==> 05-14 <==
==> flow/design.v <==
module rot_encoder
  #(parameter
    BAND_WIDTH = 32)
   (input logic                   sa,
    input logic                   sb,
    output logic [BAND_WIDTH-1:0] count,
    input logic                   clk,
    input logic                   rstn);
   logic [BAND_WIDTH-1:0]         count_r;
   logic [3:0]                    patern;
   logic [1:0]                    sa_q, sb_q;
   always_comb begin
      count  = count_r;
      patern = {sa_q[1], sb_q[1], sa_q[0], sb_q[0]};
   end
   always_ff @(posedge clk) begin
      if(!rstn) begin
         count_r <= 0;
         sa_q    <= 0;
         sb_q    <= 0;
      end
      else begin
         sa_q[1] <= sa_q[0];
         sb_q[1] <= sb_q[0];
         sa_q[0] <= sa;
         sb_q[0] <= sb;
         case(patern)
           4'b0010: count_r <= count_r + 1;
           4'b1011: count_r <= count_r + 1;
           4'b1101: count_r <= count_r + 1;
           4'b0100: count_r <= count_r + 1;
           4'b0001: count_r <= count_r - 1;
           4'b0111: count_r <= count_r - 1;
           4'b1110: count_r <= count_r - 1;
           4'b1000: count_r <= count_r - 1;
           default: count_r <= count_r;
         endcase
      end
   end
endmodule
module pwm_generator
  #(parameter
    BAND_WIDTH       = 32,
    PWM_PERIOD_CYCLE = 1000)
   (input logic [BAND_WIDTH-1:0] width,
    output logic                 pwm,
    input logic                  clk,
    input logic                  rstn);
   logic [BAND_WIDTH-1:0]        count_r;
   always_comb begin
      pwm = (count_r < width) ? 1 : 0;
   end
   always_ff @(posedge clk) begin
      if(!rstn) begin
         count_r <= 0;
      end
      else if(count_r < PWM_PERIOD_CYCLE) begin
         count_r <= count_r + 1;
      end
      else begin
         count_r <= 0;
      end
   end
endmodule
module p_controller
  #(parameter
    BAND_WIDTH         = 32,
    CLK_FREQ           = 100_000_000,
    ONE_ROTATION_PULSE = 630,  
    SAMPLING_RATE      = 100,  
    localparam
    PI_FIXED           = 804,  
    RESOLUTION         = 2 * PI_FIXED * SAMPLING_RATE / ONE_ROTATION_PULSE,
    UPDATE_INTERVAL    = CLK_FREQ / SAMPLING_RATE)
   (input  logic [31:0]           target_rot_v,
    input  logic [31:0]           p_gain,
    input  logic [31:0]           rot_cnt,
    output logic [BAND_WIDTH-1:0] pulse_width,
    input  logic                  clk,
    input  logic                  rstn);
   typedef enum logic [1:0] {STT_GET_ERROR,
                             STT_CALC_TERM,
                             STT_CALC_PULSE,
                             STT_WAIT} p_statetype;
   p_statetype  p_state;
   logic [31:0] cnt_r;
   logic        update_flag;
   logic [31:0] rot_cnt_r;
   logic signed [BAND_WIDTH*2-1:0] pulse_width_r, pulse_width_w;
   logic signed [BAND_WIDTH*2-1:0] rotate_samp_cnt_r;
   logic signed [BAND_WIDTH*2-1:0] error_w;
   logic signed [BAND_WIDTH*2-1:0] error_r, p_error_r;
   logic signed [BAND_WIDTH*2-1:0] p_term_r;
   logic signed [BAND_WIDTH*2-1:0] p_term_w;
   logic [31:0] p_gain_r;
   always_comb begin
      update_flag   = (cnt_r == UPDATE_INTERVAL) ? 1 : 0;
      error_w       = $signed(target_rot_v) - (rotate_samp_cnt_r * $signed(RESOLUTION));
      p_term_w      = ($signed(p_gain_r) * error_r);
      pulse_width_w = pulse_width_r + p_term_r;
      pulse_width   = pulse_width_r;
   end
   always_ff @(posedge clk) begin
      if(!rstn) begin
         p_state           <= STT_WAIT;
         cnt_r             <= 0;
         pulse_width_r     <= 0;
         rotate_samp_cnt_r <= 0;
         rot_cnt_r         <= 0;
         error_r           <= 0;
         p_error_r         <= 0;
         p_term_r          <= 0;
      end
      else begin
         p_gain_r <= p_gain;
         if(update_flag) begin
            cnt_r <= 0;
         end
         else begin
            cnt_r <= cnt_r + 1;
         end
         case(p_state)
           STT_GET_ERROR: begin
              p_error_r <= error_r;
              error_r   <= error_w;
              p_state <= STT_CALC_TERM;
           end
           STT_CALC_TERM: begin
              p_term_r <= p_term_w >>> 16;
              p_state  <= STT_CALC_PULSE;
           end
           STT_CALC_PULSE: begin
              pulse_width_r <= (target_rot_v != 0) ? pulse_width_w : 0;
              p_state       <= STT_WAIT;
           end
           STT_WAIT: begin
              if(update_flag) begin
                 rotate_samp_cnt_r <= $signed(rot_cnt) - $signed(rot_cnt_r);
                 rot_cnt_r         <= rot_cnt;
                 p_state           <= STT_GET_ERROR;
              end
           end
         endcase
      end
   end
endmodule
module motor_ctrl
  #(parameter
    CLK_FREQ = 100_000,
    localparam
    BAND_WIDTH         = 32,
    ONE_ROTATION_PULSE = 630,  
    SAMPLING_RATE      = 100,  
    PWM_PERIOD         = 40,   
    PWM_PERIOD_CYCLE   = (CLK_FREQ / 100_000) * PWM_PERIOD)
   (output logic                  pwm,
    output logic                  dir,
    output logic [BAND_WIDTH-1:0] pulse_width,
    output logic [BAND_WIDTH-1:0] rot_cnt,
    input  logic [31:0]           target_rot_v,
    input  logic [31:0]           p_gain,
    input  logic                  sa,
    input  logic                  sb,
    input  logic                  clk,
    input  logic                  rstn);
   logic [BAND_WIDTH-1:0] pwm_pulse_width;
   pwm_generator #(.BAND_WIDTH(BAND_WIDTH),
                   .PWM_PERIOD_CYCLE(PWM_PERIOD_CYCLE))
   pwm_gen_inst(.width(pwm_pulse_width),
                .pwm(pwm),
                .clk(clk),
                .rstn(rstn));
   rot_encoder #(.BAND_WIDTH(BAND_WIDTH))
   rot_encoder_inst(.sa(sa),
                    .sb(sb),
                    .count(rot_cnt),
                    .clk(clk),
                    .rstn(rstn));
   p_controller #(.BAND_WIDTH(BAND_WIDTH),
                  .CLK_FREQ(CLK_FREQ),
                  .ONE_ROTATION_PULSE(ONE_ROTATION_PULSE),
                  .SAMPLING_RATE(SAMPLING_RATE))
   p_ctrl_inst(.target_rot_v(target_rot_v),
               .p_gain(p_gain),
               .rot_cnt(rot_cnt),
               .pulse_width(pulse_width),
               .clk(clk),
               .rstn(rstn));
   always_comb begin
      dir             = pulse_width[31:31] ? 1'b1 : 1'b0;
      pwm_pulse_width = pulse_width[31:31] ? ~pulse_width : pulse_width;
   end
endmodule
==> flow/run.sh <==
#!/bin/bash
# the make line also repeats each setting of config.mk as NAME=value (left out here)
make -C /OpenROAD-flow-scripts/flow DESIGN_CONFIG=/design/flow/config.mk WORK_HOME=/design/flow/orfs CLKGATE_MAP_FILE= finish
==> flow/config.mk <==
export PLATFORM = sky130hd
export DESIGN_NAME = motor_ctrl
export DESIGN_NICKNAME = motor_ctrl
export VERILOG_FILES = /design/flow/design.v
export SDC_FILE = /design/flow/constraint.sdc
export NUM_CORES = 4
export LEC_CHECK = 0
export CAP_MARGIN = 20
export CELL_PAD_IN_SITES_GLOBAL_PLACEMENT = 0
export CORE_MARGIN = 2
export CORE_UTILIZATION = 62
export CTS_CLUSTER_DIAMETER = 267
export GPL_ROUTABILITY_DRIVEN = 0
export HOLD_SLACK_MARGIN = 0.16
export MIN_ROUTING_LAYER = met2
export SLEW_MARGIN = 40
==> flow/constraint.sdc <==
create_clock -name core_clock -period 12.1 [get_ports {clk}]
set_input_delay 2.4200 -clock core_clock [delete_from_list [all_inputs] [get_ports {clk}]]
set_output_delay 2.4200 -clock core_clock [all_outputs]
set_load 0.01 [all_outputs]
==> inputs of 10-16, as changes to 05-14 <==
- CELL_PAD_IN_SITES_GLOBAL_PLACEMENT: 0 -> not set
- CORE_UTILIZATION: 62 -> 39
- CTS_CLUSTER_DIAMETER: 267 -> not set
- GPL_ROUTABILITY_DRIVEN: 0 -> not set
- HOLD_SLACK_MARGIN: 0.16 -> not set
- MIN_ROUTING_LAYER: met2 -> not set
- PLACE_DENSITY: not set -> 0.6
- SLEW_MARGIN: 40 -> 20
==> flow/constraint.sdc (replaced) <==
create_clock -name core_clock -period 8.84 [get_ports {clk}]
set_input_delay 1.7680 -clock core_clock [delete_from_list [all_inputs] [get_ports {clk}]]
set_output_delay 1.7680 -clock core_clock [all_outputs]
set_load 0.01 [all_outputs]
==> inputs of 07-04, as changes to 05-14 <==
- CELL_PAD_IN_SITES_GLOBAL_PLACEMENT: 0 -> not set
- CORE_UTILIZATION: 62 -> 72
- CTS_CLUSTER_DIAMETER: 267 -> not set
- GPL_ROUTABILITY_DRIVEN: 0 -> not set
- HOLD_SLACK_MARGIN: 0.16 -> not set
- MIN_ROUTING_LAYER: met2 -> not set
- PLACE_DENSITY: not set -> 0.64
- SETUP_SLACK_MARGIN: not set -> -0.54
- SLEW_MARGIN: 40 -> 20
==> flow/constraint.sdc (replaced) <==
create_clock -name core_clock -period 5.51 [get_ports {clk}]
set_input_delay 1.1020 -clock core_clock [delete_from_list [all_inputs] [get_ports {clk}]]
set_output_delay 1.1020 -clock core_clock [all_outputs]
set_load 0.01 [all_outputs]
==> flow_results.xml <==
<?xml version="1.0" encoding="UTF-8"?>
<metrics>
  <group name="outcome">
    <metric name="outcome" unit="">timing/DRC/antenna clean</metric>
  </group>
  <group name="final_timing">
    <metric name="setup_violations" unit="">0</metric>
  </group>
  <group name="floorplan">
    <metric name="placementRows" unit="">137</metric>
    <metric name="fp.dieH" unit="µm">378</metric>
  </group>
  <group name="worst_setup_path">
    <metric name="crit_required" unit="ps">9340</metric>
    <metric name="critical_path_launch_point" unit="">p_ctrl_inst.p_gain_r[17]</metric>
  </group>
  <group name="placed_design">
    <metric name="dp_slack" unit="ps">575</metric>
  </group>
  <group name="global_route">
    <metric name="overall_global_routing_resource_usage" unit="">0.207</metric>
  </group>
  <group name="clocking">
    <metric name="worst_setup_hold_path_clk_slew" unit="ps">70</metric>
  </group>
  <group name="pwr">
    <metric name="share_clk_of_total_power" unit="">0.418</metric>
  </group>
  <group name="layout">
    <metric name="area_growth_syn_to_layout" unit="%">9.29</metric>
  </group>
</metrics>
(the above is from 10-16)
==> flow_results.xml <==
<?xml version="1.0" encoding="UTF-8"?>
<metrics>
  <group name="pwr">
    <metric name="share_clk_of_total_power" unit="">0.387</metric>
  </group>
  <group name="clocking">
    <metric name="worst_setup_hold_path_clk_slew" unit="ps">70</metric>
  </group>
  <group name="final_timing">
    <metric name="setup_slack" unit="ps">-1920</metric>
    <metric name="setup_violations" unit="">47</metric>
  </group>
  <group name="worst_setup_path">
    <metric name="critical_path_launch_point" unit="">p_ctrl_inst.p_gain_r[21]</metric>
    <metric name="crit_required" unit="ps">6000</metric>
  </group>
  <group name="outcome">
    <metric name="outcome" unit="">finished with violations</metric>
    <metric name="layout.failed_checks" unit="">setup timing</metric>
  </group>
</metrics>
(the above is from 07-04)
==> flow_results.xml <==
<?xml version="1.0" encoding="UTF-8"?>
<metrics>
  <group name="outcome">
    <metric name="outcome" unit="">timing/DRC/antenna clean</metric>
  </group>
  <group name="layout">
    <metric name="area_growth_syn_to_layout" unit="%">6.86</metric>
  </group>
  <group name="global_route">
    <metric name="overall_global_routing_resource_usage" unit="">0.492</metric>
  </group>
  <group name="worst_setup_path">
    <metric name="crit_required" unit="ps">12630</metric>
  </group>
  <group name="placed_design">
    <metric name="dp_slack" unit="ps">3590</metric>
  </group>
  <group name="final_timing">
    <metric name="setup_violations" unit="">0</metric>
  </group>
  <group name="pwr">
    <metric name="share_clk_of_total_power" unit="">0.404</metric>
  </group>
</metrics>
(the above is from 05-14)
No activity file was given, so power comes from the tool's default toggle rates.
